==> cedar: inputs <==
## cpu_top_pipeline
module cpu_top_pipeline (
    input wire clk,
    input wire rst,
    output wire [7:0]  imem_addr,
    input  wire [15:0] imem_data,
    output wire [7:0]  dmem_addr,
    output wire [15:0] dmem_wdata,
    output wire        dmem_we,
    input  wire [15:0] dmem_rdata,
    output wire        halted
);
    wire [15:0] if_pc, if_instr;
    wire if_stall, if_flush;
    wire [15:0] id_pc, id_instr;
    wire [3:0] id_opcode, id_rd, id_rs1, id_rs2;
    wire [15:0] id_rs1_data, id_rs2_data, id_imm;
    wire id_reg_write, id_alu_src, id_mem_read, id_mem_write, id_mem_to_reg;
    wire id_branch, id_branch_ne, id_jump;
    wire [3:0] id_alu_op;
    wire id_halt, id_pc_write;
    wire [15:0] ex1_pc, ex1_rs1_data, ex1_rs2_data, ex1_imm;
    wire [3:0] ex1_rd, ex1_rs1, ex1_rs2, ex1_alu_op;
    wire ex1_reg_write, ex1_alu_src, ex1_mem_read, ex1_mem_write, ex1_mem_to_reg;
    wire ex1_branch, ex1_branch_ne;
    wire [15:0] ex1_alu_result, ex1_branch_target;
    wire ex1_zero;
    wire [1:0] forward_a, forward_b;
    wire [15:0] ex1_rs1_fwd, ex1_rs2_fwd;
    wire [15:0] ex2_alu_result, ex2_rs2_data, ex2_branch_target;
    wire [3:0] ex2_rd;
    wire ex2_reg_write, ex2_mem_read, ex2_mem_write, ex2_mem_to_reg;
    wire ex2_branch, ex2_branch_ne, ex2_zero;
    wire [15:0] mem_alu_result, mem_rs2_data, mem_read_data, mem_branch_target;
    wire [3:0] mem_rd;
    wire mem_reg_write, mem_mem_read, mem_mem_write, mem_mem_to_reg;
    wire mem_branch, mem_branch_ne, mem_zero;
    wire [15:0] wb_alu_result, wb_mem_data, wb_write_data;
    wire [3:0] wb_rd;
    wire wb_reg_write, wb_mem_to_reg;
    wire stall_signal, flush_signal;
    wire branch_taken, jump_taken;
    wire [15:0] jump_target;
    wire ifid_write_en;
    reg fetch_stop;
    reg halt_ex1, halt_ex2, halt_mem, halt_wb;
    wire id_halt_go;
    assign halted = halt_wb;
    always @(posedge clk or posedge rst) begin
        if (rst) begin
            fetch_stop <= 1'b0;
            halt_ex1 <= 1'b0;
            halt_ex2 <= 1'b0;
            halt_mem <= 1'b0;
            halt_wb <= 1'b0;
        end
        else begin
            if (branch_taken)
                fetch_stop <= 1'b0;
  ...
clock: 2.61 ns
lec_check: 0
cap_margin: 20
core_margin: 2
core_utilization: 71
cts_cluster_diameter: 370
cts_cluster_size: 30
place_density: 0.78
setup_slack_margin: -0.08
slew_margin: 20
run.sh (not shown) runs the stock make flow with config.mk's settings and CLKGATE_MAP_FILE=.
==> inputs of xenon, as changes to cedar <==
Settings changed: CAP_MARGIN 20 to 0, CORE_UTILIZATION 71 to 72, CTS_CLUSTER_DIAMETER 370 to not set, SETUP_SLACK_MARGIN -0.08 to not set.
==> flow/constraint.sdc (replaced) <==
create_clock -name core_clock -period 4.34 [get_ports {clk}]
set_input_delay 0.8680 -clock core_clock [delete_from_list [all_inputs] [get_ports {clk}]]
set_output_delay 0.8680 -clock core_clock [all_outputs]
set_load 0.01 [all_outputs]
==> inputs of harbor, as changes to cedar <==
Settings changed: CORE_UTILIZATION 71 to 45, CTS_CLUSTER_DIAMETER 370 to not set, CTS_CLUSTER_SIZE 30 to not set, PLACE_DENSITY 0.78 to 0.6, SETUP_SLACK_MARGIN -0.08 to not set.
==> flow/constraint.sdc (replaced) <==
create_clock -name core_clock -period 5.31 [get_ports {clk}]
set_input_delay 1.0620 -clock core_clock [delete_from_list [all_inputs] [get_ports {clk}]]
set_output_delay 1.0620 -clock core_clock [all_outputs]
set_load 0.01 [all_outputs]
==> impl_metrics.tcl <==
# implementation run metrics
set metrics [dict create \
    violations "setup timing" \
    outcome "complete, but fails checks" \
    post_cts_buffers 17 \
    setup_ws_ns -2.20 \
    setup_viol 27 \
]
The numbers above come from cedar.

==> impl_metrics.tcl <==
# implementation run metrics
set metrics [dict create \
    initCoreUtil_pct 72.6 \
    outcome "complete, but fails checks" \
    setup_viol 9 \
    ys_sh_simple_pct 14.6 \
    violations "setup timing" \
    setup_ws_ns -0.633 \
    post_cts_buffers 4 \
]
The numbers above come from xenon.

==> impl_metrics.tcl <==
# implementation run metrics
set metrics [dict create \
    ys_seq_share_pct 49.5 \
    worstRegToRegCells 20 \
    place_area_mm2 0.0253 \
    setup_ws_ns 0.344 \
    post_cts_buffers 0 \
    num-multi-input-gates 1764 \
    cp.arrival_ns 5.47 \
    die.size.y_um 233 \
    top_cell "dfrtp_1" \
    outcome "complete, no violations" \
]
The numbers above come from harbor.


* * *

==> 03-06 <==
cpu_top_pipeline again, from the RTL that the note above started with.
export LEC_CHECK = 0
export ABC_AREA = 1
export CAP_MARGIN = 30
export CELL_PAD_IN_SITES_DETAIL_PLACEMENT = 2
export CELL_PAD_IN_SITES_GLOBAL_PLACEMENT = 0
export CORE_MARGIN = 2
export CORE_UTILIZATION = 32
export CTS_CLUSTER_SIZE = 96
export GPL_ROUTABILITY_DRIVEN = 0
export GPL_TIMING_DRIVEN = 0
export MAX_ROUTING_LAYER = met4
export MIN_ROUTING_LAYER = met2
export PLACE_DENSITY_LB_ADDON = 0.29
export SETUP_SLACK_MARGIN = 0.43
export SLEW_MARGIN = 5
export TNS_END_PERCENT = 75
create_clock -name core_clock -period 4.13 [get_ports {clk}]
==> 06-13: changes against 03-06 <==
==> flow/config.mk (replaced) <==
export PLATFORM = sky130hd
export DESIGN_NAME = cpu_top_pipeline
export DESIGN_NICKNAME = cpu_top_pipeline
export VERILOG_FILES = /design/flow/design.v
export SDC_FILE = /design/flow/constraint.sdc
export NUM_CORES = 4
export LEC_CHECK = 0
export CAP_MARGIN = 20
export CORE_MARGIN = 2
export CORE_UTILIZATION = 40
export PLACE_DENSITY = 0.6
export SLEW_MARGIN = 20
==> flow/constraint.sdc (replaced) <==
create_clock -name core_clock -period 5.5 [get_ports {clk}]
set_input_delay 1.1000 -clock core_clock [delete_from_list [all_inputs] [get_ports {clk}]]
set_output_delay 1.1000 -clock core_clock [all_outputs]
set_load 0.01 [all_outputs]
==> summary of the runs <==
Die size: 03-06 is higher than 06-13 (33%). 03-06 never finished: it broke off in global routing (5_1_grt). 06-13 produced a clean layout. Synthesized area: 03-06 is larger than 06-13 (7.0%). Against 06-13, the synthesized cell count of 03-06 is larger by about 30%.
